==> v14: inputs <==
==> flow/design.v <==
`timescale 1ns / 1ps
module signalReceive(clk, rst, SCK, MOSI, byteReceived, dataByte, SSEL);
input clk;
input rst;
input SCK, SSEL, MOSI;
output byteReceived;
output [7:0] dataByte;
reg [2:0] bitcnt;
reg byte_received;   
reg [7:0] byte_data_received;
assign byteReceived = byte_received;
assign dataByte = byte_data_received;
reg [2:0] SCKr;  
reg [2:0] SSELr;  
reg [1:0] MOSIr; 
always @(posedge clk) 
begin
  if (rst)
    SCKr <= 3'b000;
  else
    SCKr <= {SCKr[1:0], SCK};
end
wire SCK_risingedge = (SCKr[2:1]==2'b01);   
wire SCK_fallingedge = (SCKr[2:1]==2'b10);   
always @(posedge clk) 
begin
  if (rst)
    SSELr <= 3'b111;
  else
    SSELr <= {SSELr[1:0], SSEL};
end
wire SSEL_active = ~SSELr[1];   
wire SSEL_startmessage = (SSELr[2:1]==2'b10);   
wire SSEL_endmessage = (SSELr[2:1]==2'b01);   
always @(posedge clk) 
begin
  MOSIr <= {MOSIr[0], MOSI};
end
wire MOSI_data = MOSIr[1];
always @(posedge clk)
begin
  if(rst)
  begin
    bitcnt <= 3'b000;
  end
  else if(~SSEL_active)
  begin
    bitcnt <= 3'b000;
  end
  else
  begin
    if(SCK_risingedge)
    begin
      bitcnt <= bitcnt + 3'b001;
      byte_data_received <= {byte_data_received[6:0], MOSI_data};
    end
  end
end
always @(posedge clk)
begin    
  if (rst)
    byte_received <= 1'b0;
  else
    byte_received <= SSEL_active && SCK_risingedge && (bitcnt==3'b111);
end 
endmodule
module sending(clk, rst, SCK, MISO, SSEL, data, signalReceived, byteSent);
input clk;
input rst;
input SCK;
output MISO;
input SSEL;
input [7:0] data;
input signalReceived;
output byteSent;
reg byte_sent;
assign byteSent = byte_sent;
reg [7:0] byte_data_sent;
reg byte_sent_2clk;
reg [2:0] cnt;
reg [2:0] SCKr;  
always @(posedge clk) 
begin
 if (rst)
   SCKr <= 3'b000;
 else
   SCKr <= {SCKr[1:0], SCK};
end
wire SCK_risingedge = (SCKr[2:1]==2'b01);   
wire SCK_fallingedge = (SCKr[2:1]==2'b10);   
reg [2:0] SSELr;  
always @(posedge clk) 
begin
  if (rst)
    SSELr <= 3'b111;
  else
    SSELr <= {SSELr[1:0], SSEL};
end
wire SSEL_active = ~SSELr[1];   
wire SSEL_startmessage = (SSELr[2:1]==2'b10);   
wire SSEL_endmessage = (SSELr[2:1]==2'b01);   
always @(posedge clk) 
begin
  if(rst)
  begin
    cnt <= 3'b000;
    byte_data_sent <= 8'h00;
  end
  else if(signalReceived)
  begin
    if(~SSEL_active) 
    begin
      cnt<=3'b000;   
    end
    else
    begin
      if(byte_sent_2clk)
      begin
        byte_data_sent <= data;
      end
      if(SCK_risingedge)
      begin
        cnt <= cnt + 3'b001;
        byte_data_sent <= {byte_data_sent[6:0], 1'b0};
      end
    end
  end
end
always @(posedge clk)
begin
  if(rst)
  begin
    byte_sent_2clk <= 1'b0;
    byte_sent <= 1'b0;
  end
  else if(signalReceived)
  begin
    if (byte_sent_2clk)
    begin
      byte_sent_2clk <= 1'b0;
    end
    if (byte_sent)
    begin
      byte_sent_2clk <= 1'b1;
      byte_sent <= SSEL_active && SCK_risingedge && (cnt==3'b111);
    end
    else
    begin
      byte_sent <= SSEL_active && SCK_risingedge && (cnt==3'b111);
    end
  end
end
assign MISO = byte_data_sent[7];   
endmodule
`timescale 1ns / 1ps
module signalProcess(clk, rst, SCK, MOSI, MISO, SSEL);
input clk;
input rst;
input SCK, SSEL, MOSI;
output MISO;
wire [7:0] dataByte;
wire [7:0] sendByte;
reg [7:0] compressedX [63:0];
reg [6:0] inputCounter;
wire byte_received;
reg signalReceived;
wire byteSent;
integer i;
integer j;
assign sendByte = compressedX[j[5:0]];
signalReceive srA(.clk(clk), .rst(rst), .SCK(SCK), .MOSI(MOSI), .byteReceived(byte_received), .dataByte(dataByte), .SSEL(SSEL));
always @(posedge clk)
begin 
  if(rst)
  begin
    i <= 0;
    inputCounter <= 7'b0000000;
  end
  else if(~signalReceived)
  begin
    if(byte_received)
    begin
      i <= i+1;
      inputCounter <= inputCounter + 7'b0000001; 
    end
  end
end
always @(posedge clk)
begin 
  if(~rst && ~signalReceived && byte_received && i >= 0 && i < 64)
    compressedX[i[5:0]] <= dataByte;
end
always @(posedge clk)
begin
  if(rst)
    signalReceived <= 1'b0;
  else
    signalReceived <= (inputCounter == 7'b1000000);
end
sending sB(.clk(clk), .rst(rst), .SCK(SCK), .MISO(MISO), .SSEL(SSEL), .data(sendByte), .signalReceived(signalReceived), .byteSent(byteSent));
always @(posedge clk)
begin
  if(rst)
    j <= -1;
  else if(signalReceived)
  begin
    if(byteSent)
    begin
      j <= j+1;
    end 
  end
end
endmodule
==> flow/run.sh <==
#!/bin/bash
# the make line also repeats each setting of config.mk as NAME=value (left out here)
make -C /OpenROAD-flow-scripts/flow DESIGN_CONFIG=/design/flow/config.mk WORK_HOME=/design/flow/orfs CLKGATE_MAP_FILE= finish
==> flow/config.mk <==
export PLATFORM = sky130hd
export DESIGN_NAME = signalProcess
export DESIGN_NICKNAME = signalProcess
export VERILOG_FILES = /design/flow/design.v
export SDC_FILE = /design/flow/constraint.sdc
export NUM_CORES = 4
export LEC_CHECK = 0
export CAP_MARGIN = 20
export CORE_MARGIN = 2
export CORE_UTILIZATION = 72
export CTS_CLUSTER_DIAMETER = 378
export CTS_CLUSTER_SIZE = 13
export PLACE_DENSITY_LB_ADDON = 0.15
export SETUP_SLACK_MARGIN = 0.35
export SLEW_MARGIN = 20
==> flow/constraint.sdc <==
create_clock -name core_clock -period 2.52 [get_ports {clk}]
set_input_delay 0.5040 -clock core_clock [delete_from_list [all_inputs] [get_ports {clk}]]
set_output_delay 0.5040 -clock core_clock [all_outputs]
set_load 0.01 [all_outputs]
==> v12: changes against v14 <==
Settings changed: ABC_AREA from default to 1, CTS_CLUSTER_DIAMETER 378 to 282, CTS_CLUSTER_SIZE 13 to 10, PLACE_DENSITY from default to 0.35, PLACE_DENSITY_LB_ADDON 0.15 to default, SETUP_SLACK_MARGIN 0.35 to 0.75.
==> v11: changes against v14 <==
Settings changed: CAP_MARGIN 20 to 10, CTS_CLUSTER_DIAMETER 378 to default, CTS_CLUSTER_SIZE 13 to 48, PLACE_DENSITY_LB_ADDON 0.15 to 0.0, SETUP_SLACK_MARGIN 0.35 to 0.71.
==> v32: changes against v14 <==
Settings changed: ABC_AREA from default to 1, CAP_MARGIN 20 to 35, CELL_PAD_IN_SITES_DETAIL_PLACEMENT from default to 0, CELL_PAD_IN_SITES_GLOBAL_PLACEMENT from default to 1, CORE_MARGIN 2 to 4, CORE_UTILIZATION 72 to 40, CTS_CLUSTER_DIAMETER 378 to default, CTS_CLUSTER_SIZE 13 to 35, GPL_ROUTABILITY_DRIVEN from default to 0, HOLD_SLACK_MARGIN from default to 0.2, PLACE_DENSITY from default to 0.53, PLACE_DENSITY_LB_ADDON 0.15 to default, SETUP_SLACK_MARGIN 0.35 to 0.48.
==> flow/constraint.sdc (replaced) <==
create_clock -name core_clock -period 4.96 [get_ports {clk}]
set_input_delay 0.9920 -clock core_clock [delete_from_list [all_inputs] [get_ports {clk}]]
set_output_delay 0.9920 -clock core_clock [all_outputs]
set_load 0.01 [all_outputs]
==> results <==
| quantity | v12 | v11 | v32 | v14 |
|---|---|---|---|---|
| Number of well taps | 448 | 435 | 773 | 435 |
| Transition time of the tightest slew-check pin | 0.991 ns | 0.892 ns | 0.912 ns | 0.874 ns |
| Number of buffers inserted by post-CTS setup repair | 31 | 51 | 0 | 9 |
| Post-route minimum period | 2.27 ns | 2.78 ns | 3.39 ns | 2.31 ns |
| Die Ht | 187 um | 184 um | 254 um | 184 um |
| Storage element area | 17200 um2 | 17200 um2 | 17100 um2 | 17200 um2 |
| Met3 routed WL | 10900 um | 11600 um | 2830 um | 7050 um |
| Sequential Power | 10.6 mW | 10.6 mW | 5.38 mW | 10.6 mW |
| Fraction of power consumed by the clock network | 45.3% | 47.3% | 45.9% | 40.3% |
| Run status | timing/DRC/antenna clean | finished with violations | timing/DRC/antenna clean | timing/DRC/antenna clean |
| Layout check failures | - | setup timing | - | - |
| Crit path to | compressedX[26][2] | sB.byte_data_sent[0] | compressedX[13][0] | sB.byte_data_sent[3] |
| Clock latency reported for the late side of the worst-skew pair | 0.59 ns | 0.59 ns | 0.61 ns | 0.57 ns |
| Synth Area in Compound Gates | 1.19% | 2.69% | 1.19% | 2.69% |
| Fraction of area in multi-input gates | 24.8% | 23.3% | 23.4% | 22.6% |
| Share of power burned in registers | 54.4% | 52.3% | 53.8% | 59.4% |
| Sw Share | 19.1% | 19.5% | 19.9% | 19.1% |
| Non-clock inverters | 55 | 11 | 54 | 11 |
| Post-route fraction of the period consumed by the critical path | 90.0% | 110% | 68.2% | 91.8% |
| Launching point of the worst reg2reg path | i[20] | - | i[17] | - |
| Clk power | 8.81 mW | 9.55 mW | 4.58 mW | 7.17 mW |
| Final hold slack | 0.343 ns | 0.333 ns | 0.316 ns | 0.355 ns |
No activity file was given, so power comes from the tool's default toggle rates.
